Design interpolation, start of the top module:
module interpolation (
    input           clk,
    input           RST,
    input           START,
    input   [5:0]   H0,
    input   [5:0]   V0,
    input   [3:0]   SW,
    input   [3:0]   SH,
    output          REN,
    input   [7:0]   R_DATA,
    output  [11:0]  ADDR,
    output  [7:0]   O_DATA,
    output          O_VALID
);
reg [5:0] reg_H0, reg_H0_next;
reg [5:0] reg_V0, reg_V0_next;
reg [3:0] reg_SW, reg_SW_next;
reg [3:0] reg_SH, reg_SH_next;
reg [11:0] reg_ADDR, reg_ADDR_next;
reg        output_valid, output_valid_next;  
reg        done, done_next;  
assign ADDR = reg_ADDR;
assign REN = 1'b0;
assign O_VALID = output_valid;
reg [9:0] width_sum, width_sum_next;
reg [9:0] height_sum, height_sum_next;
wire [5:0] X_lower, X_upper, Y_lower, Y_upper;
reg [5:0] last_y_row, last_y_row_next;  
reg x_divide, y_divide, x_divide_next, y_divide_next;
assign X_lower = width_sum[9:4];
  ...
clock: 15.0 ns
lec_check: 0
abc_area: 1
cap_margin: 20
core_margin: 2
core_utilization: 72
cts_cluster_size: 90
place_density_lb_addon: 0.24
setup_slack_margin: 0.88
slew_margin: 20
tns_end_percent: 35
run.sh (not shown) runs the stock make flow with config.mk's settings and CLKGATE_MAP_FILE=.
The starting point produced a layout that fails on negative setup slack.
==> next run, changes <==
- ABC_AREA: 1 -> unset
- CORE_UTILIZATION: 72 -> 40
- CTS_CLUSTER_SIZE: 90 -> unset
- PLACE_DENSITY_LB_ADDON: 0.24 -> unset
- SETUP_SLACK_MARGIN: 0.88 -> unset
- TNS_END_PERCENT: 35 -> unset
- clock period: 15.0 -> 32.0 ns (I/O delays scaled with it)
Effect: With this change the flow ran to the end with no violations; via count drops by 22%; global-route usage drops by 20 points; combinational power drops by about 70%.
==> next run, changes <==
- ABC_AREA: unset -> 1
- CTS_CLUSTER_DIAMETER: unset -> 127
- CTS_CLUSTER_SIZE: unset -> 85
- HOLD_SLACK_MARGIN: unset -> 0.12
- MAX_ROUTING_LAYER: unset -> met4
- SLEW_MARGIN: 20 -> 0
Non-clock buffer count grows by 2; clock power is about the same; critical path depth rose by 5; cell count climbs by about a fifth; sequential power stays flat; area after synthesis goes up by a few percent; clock skew went up by 0.0094 ns; combinational power went up by about a fifth; total power climbs by a few percent; die size rose by a few percent.
==> next run, changes <==
- CORE_UTILIZATION: 40 -> 67
- CTS_CLUSTER_DIAMETER: 127 -> unset
- CTS_CLUSTER_SIZE: 85 -> unset
- HOLD_SLACK_MARGIN: 0.12 -> unset
- MAX_ROUTING_LAYER: met4 -> unset
- SLEW_MARGIN: 0 -> 20
- clock period: 32.0 -> 33.6 ns (I/O delays scaled with it)
The changed run went through all stages and came out clean.
Area after synthesis does not change.
Worst setup slack is worse by 0.013 ns.
Power goes down by about 5.4%.
Core utilization goes up by 30 points.
Register-to-register slack is better by 0.83 ns.
Sequential share of layout area goes up by 0.37 points.
Die area goes down by 39%.
Clock-buffer cell count goes down by 1.
Sequential power goes down by about 5%.
Clock skew goes down by 0.012 ns.
==> next run, changes <==
- CORE_UTILIZATION: 67 -> 72
- PLACE_DENSITY_LB_ADDON: unset -> 0.24
- TNS_END_PERCENT: unset -> 35
- clock period: 33.6 -> 15.2 ns (I/O delays scaled with it)
Effect: This time the run completed and failed the layout checks on negative setup slack. Routed wire length increases by well over a third. Final area increases by a few percent. Via count increases by about a fifth.
==> next run, changes <==
- CTS_CLUSTER_SIZE: unset -> 81
- PLACE_DENSITY: unset -> 0.67
- PLACE_DENSITY_LB_ADDON: 0.24 -> unset
- SETUP_SLACK_MARGIN: unset -> -0.34
- TNS_END_PERCENT: 35 -> unset
- clock period: 15.2 -> 17.9 ns (I/O delays scaled with it)
The new run finished with negative setup slack left.
First-iteration DRC count went down by roughly a tenth.
Cell count went up slightly.
Routed wire length went down by a few percent.
Utilization went up by 1.3 points.
Die size stays the same.

---

Setup of run A:
interpolation again, from the RTL that the note above started with.
==> flow/design.v (excerpt) <==
module interpolation (
    input           clk,
    input           RST,
    input           START,
    input   [5:0]   H0,
    input   [5:0]   V0,
    input   [3:0]   SW,
    input   [3:0]   SH,
    output          REN,
    input   [7:0]   R_DATA,
    output  [11:0]  ADDR,
    output  [7:0]   O_DATA,
    output          O_VALID
);
reg [5:0] reg_H0, reg_H0_next;
reg [5:0] reg_V0, reg_V0_next;
reg [3:0] reg_SW, reg_SW_next;
reg [3:0] reg_SH, reg_SH_next;
reg [11:0] reg_ADDR, reg_ADDR_next;
reg        output_valid, output_valid_next;  
reg        done, done_next;  
assign ADDR = reg_ADDR;
assign REN = 1'b0;
assign O_VALID = output_valid;
reg [9:0] width_sum, width_sum_next;
reg [9:0] height_sum, height_sum_next;
wire [5:0] X_lower, X_upper, Y_lower, Y_upper;
reg [5:0] last_y_row, last_y_row_next;  
reg x_divide, y_divide, x_divide_next, y_divide_next;
assign X_lower = width_sum[9:4];
assign X_upper = x_divide_next ? width_sum[9:4] : width_sum[9:4] + 1;
assign Y_lower = height_sum[9:4];
assign Y_upper = y_divide_next ? height_sum[9:4] : height_sum[9:4] + 1;
wire [5:0] next_X_lower, next_X_upper, next_Y_lower, next_Y_upper;
assign next_X_lower = width_sum_next[9:4];
assign next_X_upper = (width_sum_next[3:0] == 0) ? width_sum_next[9:4] : width_sum_next[9:4] + 1;
assign next_Y_lower = height_sum_next[9:4];
assign next_Y_upper = (height_sum_next[3:0] == 0) ? height_sum_next[9:4] : height_sum_next[9:4] + 1;
reg [3:0] x_ratio, x_ratio_next;  
reg [3:0] y_ratio, y_ratio_next;  
wire [7:0] left_margin, right_margin;
reg [7:0] data_y_lower [0:1];
reg [7:0] data_y_lower_next [0:1];
reg [7:0] data_y_upper [0:1];
reg [7:0] data_y_upper_next [0:1];
reg [4:0] count_cycle, count_cycle_next;
reg [1:0] pre_pre_state, pre_state, state, state_next;
wire pre_pre_state_is_11, pre_pre_state_is_10, pre_pre_state_is_01, pre_pre_state_is_00;
assign pre_pre_state_is_11 = pre_pre_state[1] & pre_pre_state[1];
assign pre_pre_state_is_00 = ~pre_pre_state[1] & ~pre_pre_state[0];
wire [5:0] x_ADDR, y_ADDR;
  ...
clock: 5.37 ns
lec_check: 0
abc_area: 0
cap_margin: 40
core_aspect_ratio: 0.92
core_margin: 2
core_utilization: 72
cts_cluster_diameter: 385
cts_cluster_size: 46
hold_slack_margin: 0.3
max_routing_layer: met4
place_density_lb_addon: 0.05
setup_slack_margin: 1.59
slew_margin: 5
Status: run A FAILED at global routing (5_1_grt) (tool error)
[inputs] run B vs run A
- a change of SETUP_SLACK_MARGIN from 1.59 to -0.35
- a change of SLEW_MARGIN from 5 to 15
- a change of CORE_ASPECT_RATIO from 0.92 to 0.72
- a deleted PLACE_DENSITY_LB_ADDON that had been 0.05
[summary]
Final checks on run B, whose flow otherwise completed, came back failing, citing negative setup slack.
Delta (run B minus run A): worst slack at placement moved down; die area level; cell area after placement moved down; floorplan core area moved down.
Input changes introduced in run C (baseline for comparison: run B):
- a change of CORE_UTILIZATION from 72 to 22
- a deleted CTS_CLUSTER_DIAMETER that had been 385
- a change of SLEW_MARGIN from 15 to 20
- a deleted HOLD_SLACK_MARGIN that had been 0.3
- a change of CAP_MARGIN from 40 to 20
- a deleted CTS_CLUSTER_SIZE that had been 46
- a deleted ABC_AREA that had been 0
- a deleted MAX_ROUTING_LAYER that had been met4
- a deleted CORE_ASPECT_RATIO that had been 0.72
- a deleted SETUP_SLACK_MARGIN that had been -0.35
- a change of the clock period (ns, I/O delays scaled along) from 5.37 to 31.5
==> comparison <==
Run C: PASS, flow complete, no timing, DRC or antenna violations. Pin count of the biggest net entering global routing: run C higher than run B. Number of optimization iterations in the first detailed-route pass ended up 1 lower on run C than on run B. Insertion delay at the late pin of the worst-skew pair ended up 60 ps lower on run C than on run B. Diff run B and run C: fraction of area in registers higher in run C. Non-clock buffer count ended up about 70% lower on run C than on run B.
Here is what was changed in the inputs of run D compared with run C.
- an added ABC_AREA of 1
- an added SETUP_SLACK_MARGIN of -0.49
- a change of CORE_UTILIZATION from 22 to 70
- a change of the clock period (ns, I/O delays scaled along) from 31.5 to 21.1
==> results <==
Comparing run C and run D, the lower sequential share of the synthesized area is on run D.
The flow for run D finished, though final verification flagged negative setup slack.
Sort run C and run D by standby leakage power desc -> top: run D
Run D vs run C: hold slack up in run D
From run C to run D the numbers moved as follows: total vias in the final route picked up an extra 1764; critical path required time dropped 8320 ps.
Run C → run D: net switching power figure saw an increase; amount of wire on met3 after detailed routing picked up an extra 99%; first-pass GRT wire length shows an increase of 2800 µm; proportion of power drawn by the clock network decreased 1.7 points.
#### Input delta (run E over run D)
- changing CORE_UTILIZATION from 70 to 40
- removing SETUP_SLACK_MARGIN (formerly -0.49)
- removing ABC_AREA (formerly 1)
- changing the clock period (ns, I/O delays scaled along) from 21.1 to 31.5
Notes after the runs:
Global-route wire length before repair (run E over run D): decrease, 11%
Run E ended up with a lower internal power summed over all cells than run D did.
Per the comparison of run E with run D, worst hold slack now sits lower, data required time at the worst endpoint +8320 ps, synthesis area per yosys lower.
Re combinational power: run E and run D aren't equal, and the lower value belongs to run E.
In the tables for run E and run D, critical path depth reads higher with run D.
Run E against run D; final design area excluding fillers is down by a little under 10%.
[compare] base=run D new=run E: number of vias after detailed routing moved down; depth of the CTS H-tree flat; synthesized cell count -about 17%.
Run E went all the way through the flow, and no timing, DRC or antenna check failed.
The following lists how run F was set up differently from run E:
- changing the clock period (ns, I/O delays scaled along) from 31.5 to 42.4
### Flow results
Re yosys-reported design area after synthesis: no difference whatsoever between run F and run E. Run F against run E: critical path data arrival time went up 6020 ps; portion of total power attributed to sequential cells went up 0.6 points. Total power of run F is lower than that of run E. From run E to run F the numbers moved as follows: number of gates resized after CTS lower, synthesized area per cell comparable. End point of the critical path = O_DATA[7]: run F; end point of the critical path = O_DATA[6]: run E.
Power is estimated from default activity; no workload was simulated.
